== job 101 ==
Design adc_3008, start of the top module:
module adc_3008(clk, rst, cs, mosi, sck, miso, start, seg0, seg1, seg2, seg3, seg4, seg5);
Settings: LEC_CHECK=0, ABC_AREA=1, CAP_MARGIN=20, CORE_MARGIN=2, CORE_UTILIZATION=72, CTS_CLUSTER_DIAMETER=400, CTS_CLUSTER_SIZE=100, SLEW_MARGIN=20; clock period 7.6 ns.
run.sh (not shown) runs the stock make flow with config.mk's settings and CLKGATE_MAP_FILE=.
Job 101 failed in 5_1_grt with GRT-0232.
Edits applied to the flow inputs when going from job 101 to job 102:
--- a/flow/config.mk
+++ b/flow/config.mk
@@ -10,5 +10,8 @@
 export CORE_MARGIN = 2
-export CORE_UTILIZATION = 72
-export CTS_CLUSTER_DIAMETER = 400
+export CORE_UTILIZATION = 67
+export CTS_CLUSTER_DIAMETER = 371
 export CTS_CLUSTER_SIZE = 100
+export PLACE_DENSITY = 0.4
+export SETUP_SLACK_MARGIN = 2.05
 export SLEW_MARGIN = 20
+export TNS_END_PERCENT = 5
==> comparison <==
The flow ran to completion for all of job 101 and job 102 but job 101, which stopped partway.
Ran to the end and failed final checks on negative setup slack: job 102.
Job 101 terminated abnormally: 5_1_grt reported GRT-0232.
From job 101 to job 102 the numbers moved as follows: total placed cells including tap cells went up, worst setup slack after placement went down, distinct cell type count after synthesis did not really move, area of the core went up.
Job 101 → job 102: count of standard-cell rows picked up an extra 2; starting utilization of the core area went down 5.3 points.
Re horizontal die size: job 101 and job 102 aren't equal, and the lower value belongs to job 101.
Summary of job 102 over job 101: chip footprint +7.2%; post-CTS setup-driven buffer insertion count fell 14.
Changes in job 103 relative to job 102:
--- a/flow/config.mk
+++ b/flow/config.mk
@@ -10,8 +10,3 @@
 export CORE_MARGIN = 2
-export CORE_UTILIZATION = 67
-export CTS_CLUSTER_DIAMETER = 371
-export CTS_CLUSTER_SIZE = 100
-export PLACE_DENSITY = 0.4
-export SETUP_SLACK_MARGIN = 2.05
+export CORE_UTILIZATION = 71
 export SLEW_MARGIN = 20
-export TNS_END_PERCENT = 5
==> flow/constraint.sdc <==
create_clock -name core_clock -period 31.8 [get_ports {clk}]
set_input_delay 6.3600 -clock core_clock [delete_from_list [all_inputs] [get_ports {clk}]]
set_output_delay 6.3600 -clock core_clock [all_outputs]
set_load 0.01 [all_outputs]
==> comparison <==
- Across job 102 and job 103, a clean result was obtained everywhere but in job 102.
- Note that the static power due to leakage recorded for job 103 amounts to 0.859 times the value seen in job 102.
- Relative to job 102, first-pass iteration count of the detailed router has increased by 1 in job 103.
- When job 103 is set beside job 102, its cell resize tally after clock tree synthesis turns out to be 20 smaller.
- Comparing job 103 and job 102, largest fanout on the critical path is higher on job 103.
- Compared with job 102, in job 103 part of the total power dissipated in the clock network +0.7 points; clock-cell share of area moved up; combinational share of power went down.
- In the flow results for job 103 and job 102, the slack of the worst reg-to-reg path is larger on job 103.
- Job 103 against job 102; design area is down by more than 10%.
diff inputs: job 103 => job 104
--- a/flow/config.mk
+++ b/flow/config.mk
@@ -10,3 +10,4 @@
 export CORE_MARGIN = 2
-export CORE_UTILIZATION = 71
+export CORE_UTILIZATION = 65
+export CTS_CLUSTER_SIZE = 22
 export SLEW_MARGIN = 20
==> flow/constraint.sdc <==
create_clock -name core_clock -period 7.0 [get_ports {clk}]
set_input_delay 1.4000 -clock core_clock [delete_from_list [all_inputs] [get_ports {clk}]]
set_output_delay 1.4000 -clock core_clock [all_outputs]
set_load 0.01 [all_outputs]
## What came out
Job 104 finished every stage; the final checks, however, were not passed, the failures being negative setup slack. In job 104, the cell resize tally after clock tree synthesis came out 112 above the value in job 103. Looking at register-to-register slack across job 103 and job 104, the one that comes out higher is job 103. Post-synthesis to final-layout area growth: job 104 > job 103. The overall die width of job 104 is higher than that of job 103. Final wirelength (higher): job 104. Compared with job 103, in job 104 clock share of power has decreased, post-layout period usage of the worst path has increased. Changes observed in job 104 relative to job 103: placed cell count went up by 10%, cell area went up by about 20%, portion of total power attributed to combinational logic was more or less identical, worst setup slack went down by 23.73 ns.
The following lists how job 105 was set up differently from job 104:
--- a/flow/config.mk
+++ b/flow/config.mk
@@ -10,4 +10,6 @@
 export CORE_MARGIN = 2
-export CORE_UTILIZATION = 65
+export CORE_UTILIZATION = 72
+export CTS_CLUSTER_DIAMETER = 225
 export CTS_CLUSTER_SIZE = 22
+export SETUP_SLACK_MARGIN = 1.86
 export SLEW_MARGIN = 20
Job 105: aborted in 5_1_grt (tool error)
Going from job 104 to job 105, die boundary height shrank by a few percent.
Lower area of the core region was reported by job 105, not job 104.
Summary of the comparison: placer congestion estimate is higher in job 105, relative to job 104.
Going from job 104 to job 105, estimated wirelength of the detail-placed design grows by about 10%.
Job 104 → job 105: synthesized netlist cell count about even; chip area estimate from yosys synthesis was more or less identical; overall die area dropped 2100 um^2.
Post-place instance area: job 104 vs job 105, no meaningful difference
Between job 104 and job 105, horizontal die size decreased.
NOTE number of instances resized during post-cts repair job 104->job 105 increased by more than 10%
Row initial core utilization: job 105 higher / job 104 lower
Power figures rest on the tool's default switching activity, not on a simulated workload.
